==> inputs of 02-13 <==
==> flow/design.v <==
`timescale 1ns / 1ps
module decode(instr,opcode,rd_index,rs_index,rt_index,constant,shamt,address);
input [15:0] instr;
output [3:0] opcode;
output [2:0] rd_index,rs_index,rt_index,shamt;
output [5:0] constant;
output [8:0] address;
assign opcode   = instr[15:12];
assign rd_index = instr[11:9];
assign rs_index = instr[8:6];
assign rt_index = instr[5:3];
assign shamt    = instr[2:0];
assign constant = instr[5:0];
assign address  = instr[11:3];
endmodule
`timescale 1ns / 1ps
module control_unit(instr,opcode,rd_index,rs_index,rt_index,shamt,constant,address);
input [15:0] instr;
output  [3:0] opcode;
output  [2:0] rd_index,rs_index,rt_index,shamt;
output [5:0] constant;
output [8:0] address;
decode call(instr,opcode,rd_index,rs_index,rt_index,constant,shamt,address);
endmodule
`timescale 1ns / 1ps
module ALU(clk,reset,op_code,rd,rs,rt,rd_store,shamt,constant,hi,lo);
input clk,reset;
input [3:0] op_code;                   				  
input [15:0]rs,rt;  								        	  
input [15:0]rd_store;                                
input [5:0] constant;										  
input [2:0] shamt;                				        
reg [31:0] TEMP;                                      
wire [15:0] mem_addr;
output reg[15:0] rd;  							            
output reg[15:0] hi,lo;                             
reg [15:0] RAM [0:7];
assign mem_addr = rs + constant;
always @ (*)
	begin
		TEMP = rs * rt;  
		if(op_code== 0)					 
			begin                    
			rd = rs + rt; 
			end
		else if (op_code==1)				 
			begin               
			rd = rs << shamt;
			end
		else if (op_code==2)				 
			begin           
			rd = rs >> shamt; 
			end
		else if (op_code==4) 			 
			begin           
			rd = lo; 
			end
		else if (op_code==5) 			 
			begin           
			rd = hi;   
			end
		else if (op_code==6) 			 
			begin           
			rd = rs | rt; 
			end
		else if (op_code==7) 			 
			begin 
			rd = rs & rt; 
			end
		else if (op_code==8) 			 
			begin 
			rd = rs + constant; 
			end
		else if (op_code==9) 			 
			begin          
			rd = constant; 
			end         
		else if (op_code==10) 			 
			begin             
			rd = (mem_addr < 8) ? RAM [mem_addr[2:0]] : 16'd0;  
			end
		else   							 
			begin 
			rd = 0; 
			end
	end
always @ (posedge clk, posedge reset)
	begin
	if (reset)
		begin
		hi <= 0;
		lo <= 0;
		RAM[0] <= 16'b 0000000000000001;
		RAM[1] <= 16'b 0000000000000101;                      
		RAM[2] <= 16'b 0000000000000000;
		RAM[3] <= 16'b 0000000000000000;
		RAM[4] <= 16'b 0000000000000011;
		RAM[5] <= 16'b 0000000000000001;
		RAM[6] <= 16'b 0000000000000001;
		RAM[7] <= 16'b 0000000000000001;
		end
	else
		begin
		if (op_code == 3)
			begin
			hi <= TEMP[31:16];     			  
			lo <= TEMP[15:0];					 
			end
		if (op_code == 11 && mem_addr < 8)
			RAM[mem_addr[2:0]] <= rd_store;
		end
	end
endmodule
`timescale 1ns / 1ps
module data_path(clk,reset,op_code,rd_index,rs_index,rt_index,shamt,constant,rd_value,rs_value,rt_value,low,high,SR);
input clk,reset;
input [3:0] op_code;
input [2:0] rd_index, rs_index, rt_index, shamt;
input [5:0] constant;
output [15:0] rd_value;
output reg [15:0] rs_value,rt_value;
output [15:0] low,high;
output reg [15:0] SR;	
wire [15:0] hi,lo;
reg [3:0] flags;
reg wr_en;
reg [15:0] regfile[0:7];
always@(*)
	begin
     if (op_code>=0 && op_code<=7)		 
			begin
			rs_value=regfile[rs_index];
			rt_value=regfile[rt_index];
			end
    else if (op_code>=8 && op_code<=11)  
			begin
			rs_value=regfile[rs_index]; 
			rt_value=0;
			end
    else 
			begin 								 
			rs_value=0;
			rt_value=0; 
			end
	end
always @(*)
	begin	
	flags = 4'b0000;
	if(rs_value==rt_value)
			flags[3]=1;                                	    
	else if(rs_value<rt_value)
			flags[2]=1;                           		   	 
	else if(rs_value[15]==1 && rt_value[15]==1)
			flags[0]=1;                          			   
	else if(rs_value[15]==0 && rt_value[15]==0)
			flags[0]=1;                                 	  
	else if(rs_value[15:0] || rt_value[15:0])
			flags[1]=1;                          			  
	end
always @(*)
	begin
	wr_en = !(op_code == 3 || op_code >= 11);
	end
always @(posedge clk, posedge reset)
	begin
	if (reset)
		begin
		regfile[0] <= 7;
		regfile[1] <= 6;
		regfile[2] <= 5;
		regfile[3] <= 4;
		regfile[4] <= 3;
		regfile[5] <= 2;
		regfile[6] <= 1;
		regfile[7] <= 0;
		SR <= 16'b0000000000000000;
		end
	else
		begin
		if (wr_en)
			regfile[rd_index] <= rd_value;
		SR <= {12'b000000000000, flags};
		end
	end
assign low = lo;
assign high = hi;
ALU call(clk,reset,op_code,rd_value,rs_value,rt_value,regfile[rd_index],shamt,constant,hi,lo);
endmodule
`timescale 1ns / 1ps
module processor(clk,reset,instr,PC,opcode,rd_index,rs_index,rt_index,shamt,constant,address,rd_value,rs_value,rt_value,low_out,high_out,SR);
input clk,reset;
input [15:0] instr;							 
reg [7:0] pc;
output [7:0] PC;
output [3:0] opcode;
output [2:0] rd_index, rs_index, rt_index, shamt;
output [5:0] constant;
output [8:0] address;
output [15:0] rd_value,rs_value,rt_value,low_out,high_out,SR;
always @ (posedge clk,posedge reset)
begin
	if(reset==1)
		begin
		pc<=0;
		end
	else if (pc>14)								 
		begin
		pc <= 0;
		end
	else if(opcode>=12 && opcode<=14) 		 
		begin
		pc <= pc + address; 
		end
	else 
		begin
		pc <= pc + 1; 								 
		end
end
assign PC = pc;
wire [3:0] opcode;
wire [2:0] rd_index,rs_index,rt_index,shamt;
wire [5:0] constant;
wire [8:0] address;
control_unit cal1(instr,opcode,rd_index,rs_index,rt_index,shamt,constant,address);
data_path cal2(clk,reset,opcode,rd_index,rs_index,rt_index,shamt,constant,rd_value,rs_value,rt_value,low_out,high_out,SR);
endmodule 
==> flow/run.sh <==
#!/bin/bash
# the make line also repeats each setting of config.mk as NAME=value (left out here)
make -C /OpenROAD-flow-scripts/flow DESIGN_CONFIG=/design/flow/config.mk WORK_HOME=/design/flow/orfs CLKGATE_MAP_FILE= finish
==> flow/config.mk <==
export PLATFORM = sky130hd
export DESIGN_NAME = processor
export DESIGN_NICKNAME = processor
export VERILOG_FILES = /design/flow/design.v
export SDC_FILE = /design/flow/constraint.sdc
export NUM_CORES = 4
export LEC_CHECK = 0
export CAP_MARGIN = 5
export CELL_PAD_IN_SITES_DETAIL_PLACEMENT = 1
export CELL_PAD_IN_SITES_GLOBAL_PLACEMENT = 0
export CORE_MARGIN = 2
export CORE_UTILIZATION = 40
export GPL_ROUTABILITY_DRIVEN = 0
export MAX_ROUTING_LAYER = met4
export MIN_ROUTING_LAYER = met2
export SLEW_MARGIN = 20
export TNS_END_PERCENT = 75
==> flow/constraint.sdc <==
create_clock -name core_clock -period 5.46 [get_ports {clk}]
set_input_delay 1.0920 -clock core_clock [delete_from_list [all_inputs] [get_ports {clk}]]
set_output_delay 1.0920 -clock core_clock [all_outputs]
set_load 0.01 [all_outputs]
==> 08-12 (differences from 02-13) <==
==> flow/config.mk (replaced) <==
export PLATFORM = sky130hd
export DESIGN_NAME = processor
export DESIGN_NICKNAME = processor
export VERILOG_FILES = /design/flow/design.v
export SDC_FILE = /design/flow/constraint.sdc
export NUM_CORES = 4
export LEC_CHECK = 0
export CAP_MARGIN = 20
export CORE_MARGIN = 2
export CORE_UTILIZATION = 65
export MAX_ROUTING_LAYER = met4
export SETUP_SLACK_MARGIN = 0.74
export SLEW_MARGIN = 20
==> flow/constraint.sdc (replaced) <==
create_clock -name core_clock -period 7.51 [get_ports {clk}]
set_input_delay 1.5020 -clock core_clock [delete_from_list [all_inputs] [get_ports {clk}]]
set_output_delay 1.5020 -clock core_clock [all_outputs]
set_load 0.01 [all_outputs]
==> 03-08 (differences from 02-13) <==
==> flow/config.mk (replaced) <==
export PLATFORM = sky130hd
export DESIGN_NAME = processor
export DESIGN_NICKNAME = processor
export VERILOG_FILES = /design/flow/design.v
export SDC_FILE = /design/flow/constraint.sdc
export NUM_CORES = 4
export LEC_CHECK = 0
export ABC_AREA = 1
export CAP_MARGIN = 10
export CELL_PAD_IN_SITES_DETAIL_PLACEMENT = 2
export CELL_PAD_IN_SITES_GLOBAL_PLACEMENT = 0
export CORE_MARGIN = 3
export CORE_UTILIZATION = 60
export GPL_ROUTABILITY_DRIVEN = 0
export GPL_TIMING_DRIVEN = 0
export MAX_ROUTING_LAYER = met4
export MIN_ROUTING_LAYER = met1
export PLACE_DENSITY_LB_ADDON = 0.17
export SETUP_SLACK_MARGIN = 3.2
export SLEW_MARGIN = 25
export TNS_END_PERCENT = 10
==> flow/constraint.sdc (replaced) <==
create_clock -name core_clock -period 11.7 [get_ports {clk}]
set_input_delay 2.3400 -clock core_clock [delete_from_list [all_inputs] [get_ports {clk}]]
set_output_delay 2.3400 -clock core_clock [all_outputs]
set_load 0.01 [all_outputs]
==> qor summary <==
metric                                               08-12               03-08                       02-13
Post-synthesis cell area                       28400 sq um         27700 sq um                 28400 sq um
Clock Tree Root                 sky130_fd_sc_hd__clkbuf_16                   -  sky130_fd_sc_hd__clkbuf_16
Post-synthesis cell type count                          92                  54                          92
Post-synth seq share                                 26.6%               27.2%                       26.6%
Post-Synth XOR/XNOR Area                             1.76%              0.885%                       1.76%
Die width                                           213 um              221 um                      270 um
Placeable core region                          43100 sq um         45500 sq um                 70100 sq um
Mux area share                                       17.3%               1.99%                       17.3%
Outcome                           finished with violations      did not finish              did not finish
Failing step                                             -  detailed placement              global routing
Reasons for failing layout checks     negative setup slack                   -                           -
Simple Share, Synth                                  12.1%               24.6%                       12.1%
HPWL after detailed placement                     85600 um                   -                   102000 um
Die Height                                          213 um              221 um                      270 um
Post-synth top area share                            24.7%               25.3%                       24.7%
